==> v31: inputs <==
==> flow/design.v (excerpt) <==
module mac(
input clk, 
input rstn, 
input vld_i, 
input [215:0] win, 
input [215:0] din,
output[ 20:0] acc_o, 
output        vld_o
);
make LEC_CHECK=0 CAP_MARGIN=20 CORE_MARGIN=2 CORE_UTILIZATION=24 SLEW_MARGIN=20 finish   # period 5.52 ns
run.sh (not shown) runs the stock make flow with config.mk's settings and CLKGATE_MAP_FILE=.
==> v12 (differences from v31) <==
--- a/flow/config.mk
+++ b/flow/config.mk
@@ -7,5 +7,6 @@
 export LEC_CHECK = 0
 export CAP_MARGIN = 20
 export CORE_MARGIN = 2
-export CORE_UTILIZATION = 24
+export CORE_UTILIZATION = 66
+export SETUP_SLACK_MARGIN = 0.85
 export SLEW_MARGIN = 20
==> flow/constraint.sdc (replaced) <==
create_clock -name core_clock -period 5.09 [get_ports {clk}]
set_input_delay 1.0180 -clock core_clock [delete_from_list [all_inputs] [get_ports {clk}]]
set_output_delay 1.0180 -clock core_clock [all_outputs]
set_load 0.01 [all_outputs]
==> v33 (differences from v31) <==
==> flow/config.mk (replaced) <==
export PLATFORM = sky130hd
export DESIGN_NAME = mac
export DESIGN_NICKNAME = mac
export VERILOG_FILES = /design/flow/design.v
export SDC_FILE = /design/flow/constraint.sdc
export NUM_CORES = 4
export LEC_CHECK = 0
export ABC_AREA = 1
export CAP_MARGIN = 5
export CELL_PAD_IN_SITES_DETAIL_PLACEMENT = 2
export CORE_MARGIN = 5
export CORE_UTILIZATION = 40
export MAX_ROUTING_LAYER = met4
export SLEW_MARGIN = 20
export TNS_END_PERCENT = 25
==> flow/constraint.sdc (replaced) <==
create_clock -name core_clock -period 6.0 [get_ports {clk}]
set_input_delay 1.2000 -clock core_clock [delete_from_list [all_inputs] [get_ports {clk}]]
set_output_delay 1.2000 -clock core_clock [all_outputs]
set_load 0.01 [all_outputs]
==> qor summary <==
	v31	v12	v33
Data arrival time of the critical path	6240 ps	5820 ps	-
Area Growth Syn to Fin	16.7%	15.0%	-
Hold WC Path Type	reg2reg	in2async	-
Area taken by multi-input logic gates	97500 um2	101000 um2	-
Sequential cell area share	0.288	0.296	-
Total Wirelength	372 mm	351 mm	-
Type of the worst setup path	reg2reg	reg2reg	-
Number of iterations in the first detailed-routing pass	6	6	-
Vias per inst	3.89	5.18	-
Post-CTS Setup Bufs	0	112	6
XOR-XNOR Cells, Area Fraction	0.0589	0.0589	0.0429
Status	no timing/DRC/antenna violations	no timing/DRC/antenna violations	stopped before the end
Last stage reached	-	-	global routing (5_1_grt)
Met3 layer wire length in the routed design	18.6 mm	12.0 mm	-
Capturing element type of the critical path	flip-flop	flip-flop	-
Worst setup endpoint	u_mul_10.u_dsp.m_r[15]$_DFF_P_	u_mul_07.u_dsp.m_r[14]$_DFF_P_	-
Depth of the worst register-to-register path	19	21	-
Critical path buffer and inverter count	6	8	-
Highest fanout seen on the critical path	9	5	-
Die width	837 um	506 um	672 um
Worst slack at placement	53.8 ps	-63.4 ps	-289 ps
Die area	700000 um2	256000 um2	452000 um2
Core utilization at floorplan	0.241	0.663	0.401
Slowest cell on the critical path	sky130_fd_sc_hd__fa_1	sky130_fd_sc_hd__fa_2	-

---

==> branch sierra <==
==> flow/design.v <==
`timescale 1ns / 1ps
module dsp_macro_1(
input         CLK,
input  [17:0] A,
input  [17:0] B,
input  [47:0] C,
output [47:0] P
);
reg signed [17:0] a_r, b_r;
reg        [47:0] c_r;
reg signed [35:0] m_r;
reg        [47:0] p_r0, p_r1, p_r2;
always @(posedge CLK) begin
	a_r  <= A;
	b_r  <= B;
	c_r  <= C;
	m_r  <= a_r * b_r;
	p_r0 <= {{12{m_r[35]}}, m_r} + c_r;
	p_r1 <= p_r0;
	p_r2 <= p_r1;
end
assign P = p_r2;
endmodule
`timescale 1ns / 1ps
module mul(
input clk, 
input [7:0] w, 
input [7:0] x, 
output[15:0] y
);
wire [17:0] dsp_A, dsp_B;
wire [47:0] dsp_P;
assign dsp_A = w[7]? {10'b11_1111_1111, w} : {10'b00_0000_0000, w};
assign dsp_B = x[7]? {10'b11_1111_1111, x} : {10'b00_0000_0000, x};
assign y = dsp_P[15:0];
dsp_macro_1 u_dsp(.CLK(clk), .A(dsp_A), .B(dsp_B), .C(48'b0), .P(dsp_P));
endmodule
`timescale 1ns / 1ps
module adder_tree(
input clk, 
input rstn,
input vld_i,
input [15:0] mul_00, 
input [15:0] mul_01, 
input [15:0] mul_02, 
input [15:0] mul_03, 
input [15:0] mul_04, 
input [15:0] mul_05, 
input [15:0] mul_06, 
input [15:0] mul_07,
input [15:0] mul_08, 
input [15:0] mul_09, 
input [15:0] mul_10, 
input [15:0] mul_11, 
input [15:0] mul_12, 
input [15:0] mul_13, 
input [15:0] mul_14, 
input [15:0] mul_15, 
input [15:0] mul_16,
input [15:0] mul_17,
input [15:0] mul_18, 
input [15:0] mul_19, 
input [15:0] mul_20, 
input [15:0] mul_21, 
input [15:0] mul_22, 
input [15:0] mul_23, 
input [15:0] mul_24, 
input [15:0] mul_25,
input [15:0] mul_26,
output[20:0] acc_o,
output       vld_o 
);
reg [16:0] y1_0;
reg [16:0] y1_1;
reg [16:0] y1_2;
reg [16:0] y1_3;
reg [16:0] y1_4;
reg [16:0] y1_5;
reg [16:0] y1_6;
reg [16:0] y1_7;
reg [16:0] y1_8;
reg [16:0] y1_9;
reg [16:0] y1_10;
reg [16:0] y1_11;
reg [16:0] y1_12;
reg [16:0] y1_13;
reg [17:0] y2_0;
reg [17:0] y2_1;
reg [17:0] y2_2;
reg [17:0] y2_3;
reg [17:0] y2_4;
reg [17:0] y2_5;
reg [17:0] y2_6;
reg [18:0] y3_0;
reg [18:0] y3_1;
reg [18:0] y3_2;
reg [18:0] y3_3;
reg [19:0] y4_0;
reg [19:0] y4_1;
reg [20:0] y5;
reg vld_i_d1, vld_i_d2, vld_i_d3, vld_i_d4, vld_i_d5;
always@(posedge clk, negedge rstn) begin
	if(!rstn) begin
		y1_0 <= 17'd0;
		y1_1 <= 17'd0;
		y1_2 <= 17'd0;
		y1_3 <= 17'd0;
		y1_4 <= 17'd0;
		y1_5 <= 17'd0;
		y1_6 <= 17'd0;
		y1_7 <= 17'd0;
		y1_8 <= 17'd0;
		y1_9 <= 17'd0;
		y1_10 <= 17'd0;
		y1_11 <= 17'd0;
		y1_12 <= 17'd0;
		y1_13 <= 17'd0;
	end
	else begin 
		y1_0 <= $signed(mul_00) + $signed(mul_01);
		y1_1 <= $signed(mul_02) + $signed(mul_03);
		y1_2 <= $signed(mul_04) + $signed(mul_05);
		y1_3 <= $signed(mul_06) + $signed(mul_07);
		y1_4 <= $signed(mul_08) + $signed(mul_09);
		y1_5 <= $signed(mul_10) + $signed(mul_11);
		y1_6 <= $signed(mul_12) + $signed(mul_13);
		y1_7 <= $signed(mul_14) + $signed(mul_15);
		y1_8 <= $signed(mul_16) + $signed(mul_17);
		y1_9 <= $signed(mul_18) + $signed(mul_19);
		y1_10 <= $signed(mul_20) + $signed(mul_21);
		y1_11 <= $signed(mul_22) + $signed(mul_23);
		y1_12 <= $signed(mul_24) + $signed(mul_25);
		y1_13 <= $signed(mul_26);
	end
end
always@(posedge clk, negedge rstn) begin
	if(!rstn) begin
		y2_0 <= 18'd0;
		y2_1 <= 18'd0;
		y2_2 <= 18'd0;
		y2_3 <= 18'd0;
		y2_4 <= 18'd0;
		y2_5 <= 18'd0;
		y2_6 <= 18'd0;		
	end
	else begin 
		y2_0 <= $signed(y1_0) + $signed(y1_1);
		y2_1 <= $signed(y1_2) + $signed(y1_3);
		y2_2 <= $signed(y1_4) + $signed(y1_5);
		y2_3 <= $signed(y1_6) + $signed(y1_7);
		y2_4 <= $signed(y1_8) + $signed(y1_9);
		y2_5 <= $signed(y1_10) + $signed(y1_11);
		y2_6 <= $signed(y1_12) + $signed(y1_13);
	end
end
always@(posedge clk, negedge rstn) begin
	if(!rstn) begin
		y3_0 <= 19'd0;
		y3_1 <= 19'd0;
		y3_2 <= 19'd0;
		y3_3 <= 19'd0;
	end
	else begin 
		y3_0 <= $signed(y2_0) + $signed(y2_1);
		y3_1 <= $signed(y2_2) + $signed(y2_3);
		y3_2 <= $signed(y2_4) + $signed(y2_5);
		y3_3 <= $signed(y2_6);
	end
end
always@(posedge clk, negedge rstn) begin
	if(!rstn) begin
		y4_0 <= 20'd0;
		y4_1 <= 20'd0;
	end
	else begin
		y4_0 <= $signed(y3_0) + $signed(y3_1);
		y4_1 <= $signed(y3_2) + $signed(y3_3);
    end
end
always@(posedge clk, negedge rstn) begin
	if(!rstn)
		y5 <= 21'd0;
	else
		y5 <= $signed(y4_0) + $signed(y4_1);
end
always@(posedge clk, negedge rstn) begin
	if(!rstn) begin
		vld_i_d1 <= 0;
		vld_i_d2 <= 0;
		vld_i_d3 <= 0;
		vld_i_d4 <= 0;
		vld_i_d5 <= 0;
	end
	else begin 
		vld_i_d1 <= vld_i   ;
		vld_i_d2 <= vld_i_d1;
		vld_i_d3 <= vld_i_d2;
		vld_i_d4 <= vld_i_d3;
		vld_i_d5 <= vld_i_d4;		
	end
end
assign vld_o = vld_i_d5;
assign acc_o = $signed(y5);
endmodule
`timescale 1ns / 1ps
module mac(
input clk, 
input rstn, 
input vld_i, 
input [215:0] win, 
input [215:0] din,
output[ 20:0] acc_o, 
output        vld_o
);
wire[15:0] y00;
wire[15:0] y01;
wire[15:0] y02;
wire[15:0] y03;
wire[15:0] y04;
wire[15:0] y05;
wire[15:0] y06;
wire[15:0] y07;
wire[15:0] y08;
wire[15:0] y09;
wire[15:0] y10;
wire[15:0] y11;
wire[15:0] y12;
wire[15:0] y13;
wire[15:0] y14;
wire[15:0] y15;
wire[15:0] y16;
wire[15:0] y17;
wire[15:0] y18;
wire[15:0] y19;
wire[15:0] y20;
wire[15:0] y21;
wire[15:0] y22;
wire[15:0] y23;
wire[15:0] y24;
wire[15:0] y25;
wire[15:0] y26;
reg vld_i_d0, vld_i_d1, vld_i_d2, vld_i_d3, vld_i_d4;
mul u_mul_00(.clk(clk), .w(win[  7:  0]),.x(din[  7:  0]),.y(y00));
mul u_mul_01(.clk(clk), .w(win[ 15:  8]),.x(din[ 15:  8]),.y(y01));
mul u_mul_02(.clk(clk), .w(win[ 23: 16]),.x(din[ 23: 16]),.y(y02));
mul u_mul_03(.clk(clk), .w(win[ 31: 24]),.x(din[ 31: 24]),.y(y03));
mul u_mul_04(.clk(clk), .w(win[ 39: 32]),.x(din[ 39: 32]),.y(y04));
mul u_mul_05(.clk(clk), .w(win[ 47: 40]),.x(din[ 47: 40]),.y(y05));
mul u_mul_06(.clk(clk), .w(win[ 55: 48]),.x(din[ 55: 48]),.y(y06));
mul u_mul_07(.clk(clk), .w(win[ 63: 56]),.x(din[ 63: 56]),.y(y07));
mul u_mul_08(.clk(clk), .w(win[ 71: 64]),.x(din[ 71: 64]),.y(y08));
mul u_mul_09(.clk(clk), .w(win[ 79: 72]),.x(din[ 79: 72]),.y(y09));
mul u_mul_10(.clk(clk), .w(win[ 87: 80]),.x(din[ 87: 80]),.y(y10));
mul u_mul_11(.clk(clk), .w(win[ 95: 88]),.x(din[ 95: 88]),.y(y11));
mul u_mul_12(.clk(clk), .w(win[103: 96]),.x(din[103: 96]),.y(y12));
mul u_mul_13(.clk(clk), .w(win[111:104]),.x(din[111:104]),.y(y13));
mul u_mul_14(.clk(clk), .w(win[119:112]),.x(din[119:112]),.y(y14));
mul u_mul_15(.clk(clk), .w(win[127:120]),.x(din[127:120]),.y(y15));
mul u_mul_16(.clk(clk), .w(win[135:128]),.x(din[135:128]),.y(y16));
mul u_mul_17(.clk(clk), .w(win[143:136]),.x(din[143:136]),.y(y17));
mul u_mul_18(.clk(clk), .w(win[151:144]),.x(din[151:144]),.y(y18));
mul u_mul_19(.clk(clk), .w(win[159:152]),.x(din[159:152]),.y(y19));
mul u_mul_20(.clk(clk), .w(win[167:160]),.x(din[167:160]),.y(y20));
mul u_mul_21(.clk(clk), .w(win[175:168]),.x(din[175:168]),.y(y21));
mul u_mul_22(.clk(clk), .w(win[183:176]),.x(din[183:176]),.y(y22));
mul u_mul_23(.clk(clk), .w(win[191:184]),.x(din[191:184]),.y(y23));
mul u_mul_24(.clk(clk), .w(win[199:192]),.x(din[199:192]),.y(y24));
mul u_mul_25(.clk(clk), .w(win[207:200]),.x(din[207:200]),.y(y25));
mul u_mul_26(.clk(clk), .w(win[215:208]),.x(din[215:208]),.y(y26));
always@(posedge clk, negedge rstn) begin
	if(!rstn) begin
	    vld_i_d0 <= 0;
		vld_i_d1 <= 0;
		vld_i_d2 <= 0;
		vld_i_d3 <= 0;
		vld_i_d4 <= 0;
	end
	else begin 
		vld_i_d0 <= vld_i   ;
		vld_i_d1 <= vld_i_d0;
		vld_i_d2 <= vld_i_d1;
		vld_i_d3 <= vld_i_d2;
		vld_i_d4 <= vld_i_d3;		
	end
end
adder_tree u_adder_tree(
. clk(clk), 
. rstn(rstn),
. vld_i(vld_i_d4),
. mul_00(y00), 
. mul_01(y01), 
. mul_02(y02), 
. mul_03(y03), 
. mul_04(y04), 
. mul_05(y05), 
. mul_06(y06), 
. mul_07(y07),
. mul_08(y08),
. mul_09(y09), 
. mul_10(y10), 
. mul_11(y11), 
. mul_12(y12), 
. mul_13(y13), 
. mul_14(y14), 
. mul_15(y15), 
. mul_16(y16),
. mul_17(y17), 
. mul_18(y18), 
. mul_19(y19), 
. mul_20(y20), 
. mul_21(y21), 
. mul_22(y22), 
. mul_23(y23), 
. mul_24(y24), 
. mul_25(y25),
. mul_26(y26),  
. acc_o(acc_o),
. vld_o(vld_o) 
);
endmodule
==> flow/run.sh <==
#!/bin/bash
# the make line also repeats each setting of config.mk as NAME=value (left out here)
make -C /OpenROAD-flow-scripts/flow DESIGN_CONFIG=/design/flow/config.mk WORK_HOME=/design/flow/orfs CLKGATE_MAP_FILE= finish
==> flow/config.mk <==
export PLATFORM = sky130hd
export DESIGN_NAME = mac
export DESIGN_NICKNAME = mac
export VERILOG_FILES = /design/flow/design.v
export SDC_FILE = /design/flow/constraint.sdc
export NUM_CORES = 4
export LEC_CHECK = 0
export ABC_AREA = 1
export CAP_MARGIN = 20
export CELL_PAD_IN_SITES_GLOBAL_PLACEMENT = 0
export CORE_MARGIN = 2
export CORE_UTILIZATION = 68
export CTS_CLUSTER_DIAMETER = 51
export CTS_CLUSTER_SIZE = 41
export GPL_ROUTABILITY_DRIVEN = 1
export HOLD_SLACK_MARGIN = 0.16
export MIN_ROUTING_LAYER = met1
export PLACE_DENSITY_LB_ADDON = 0.01
export SETUP_SLACK_MARGIN = -0.14
export SLEW_MARGIN = 0
==> flow/constraint.sdc <==
create_clock -name core_clock -period 3.78 [get_ports {clk}]
set_input_delay 0.7560 -clock core_clock [delete_from_list [all_inputs] [get_ports {clk}]]
set_output_delay 0.7560 -clock core_clock [all_outputs]
set_load 0.01 [all_outputs]
==> inputs of branch violet, as changes to branch sierra <==
==> flow/config.mk (replaced) <==
export PLATFORM = sky130hd
export DESIGN_NAME = mac
export DESIGN_NICKNAME = mac
export VERILOG_FILES = /design/flow/design.v
export SDC_FILE = /design/flow/constraint.sdc
export NUM_CORES = 4
export LEC_CHECK = 0
export CAP_MARGIN = 20
export CORE_MARGIN = 2
export CORE_UTILIZATION = 40
export SLEW_MARGIN = 20
==> flow/constraint.sdc (replaced) <==
create_clock -name core_clock -period 5.52 [get_ports {clk}]
set_input_delay 1.1040 -clock core_clock [delete_from_list [all_inputs] [get_ports {clk}]]
set_output_delay 1.1040 -clock core_clock [all_outputs]
set_load 0.01 [all_outputs]
==> comparison table <==
|  | branch violet | branch sierra |
|---|---|---|
| Drt total wl | 340,000 microns | 435,000 microns |
| Setup tns final | 0 ps | -188,730 ps |
| Final-layout worst hold slack | 210 ps | 253 ps |
| Clock-pin slew on the worst setup and hold paths | 60 ps | 80 ps |
| Drt initial violations | 3,622 | 8,129 |
| Status | no timing/DRC/antenna violations | complete, but fails checks |
| Violated checks | - | setup timing |
| Total setup buffers inserted after CTS | 0 | 166 |
| Wire length of the first global-routing pass | 558,000 microns | 694,000 microns |
| Cycle use final | 95.4% | 138% |
| Destination of the critical timing path | u_mul_11.u_dsp.m_r[14] | u_mul_08.u_dsp.m_r[14] |
| Routed length on met1 | 147,000 microns | 174,000 microns |
| Uppermost layer routed | met4 | met5 |
| Post-Syn Area per Cell | 10.7 sq um | 9.05 sq um |
| Area share of fa/ha/maj cells after synthesis | 37.9% | 36.0% |
| Synthesized-area fraction occupied by and/or/nand/nor cells | 9.79% | 11.8% |
| Sequential portion of the cell area | 29.7% | 26.1% |
| Fraction of post-synthesis cell area in the top cell type by area | 26.0% | 24.6% |
| Post-Syn Nets | 19,923 | 23,719 |
| Floorplan die height | 649 microns | 512 microns |
| Reg2reg start | u_mul_11.u_dsp.a_r[16] | u_mul_08.u_dsp.a_r[16] |
| Worst-case headroom to the max-slew limit | 17.6% | 56.2% |
| Non-clock buffer count | 517 | 2,343 |
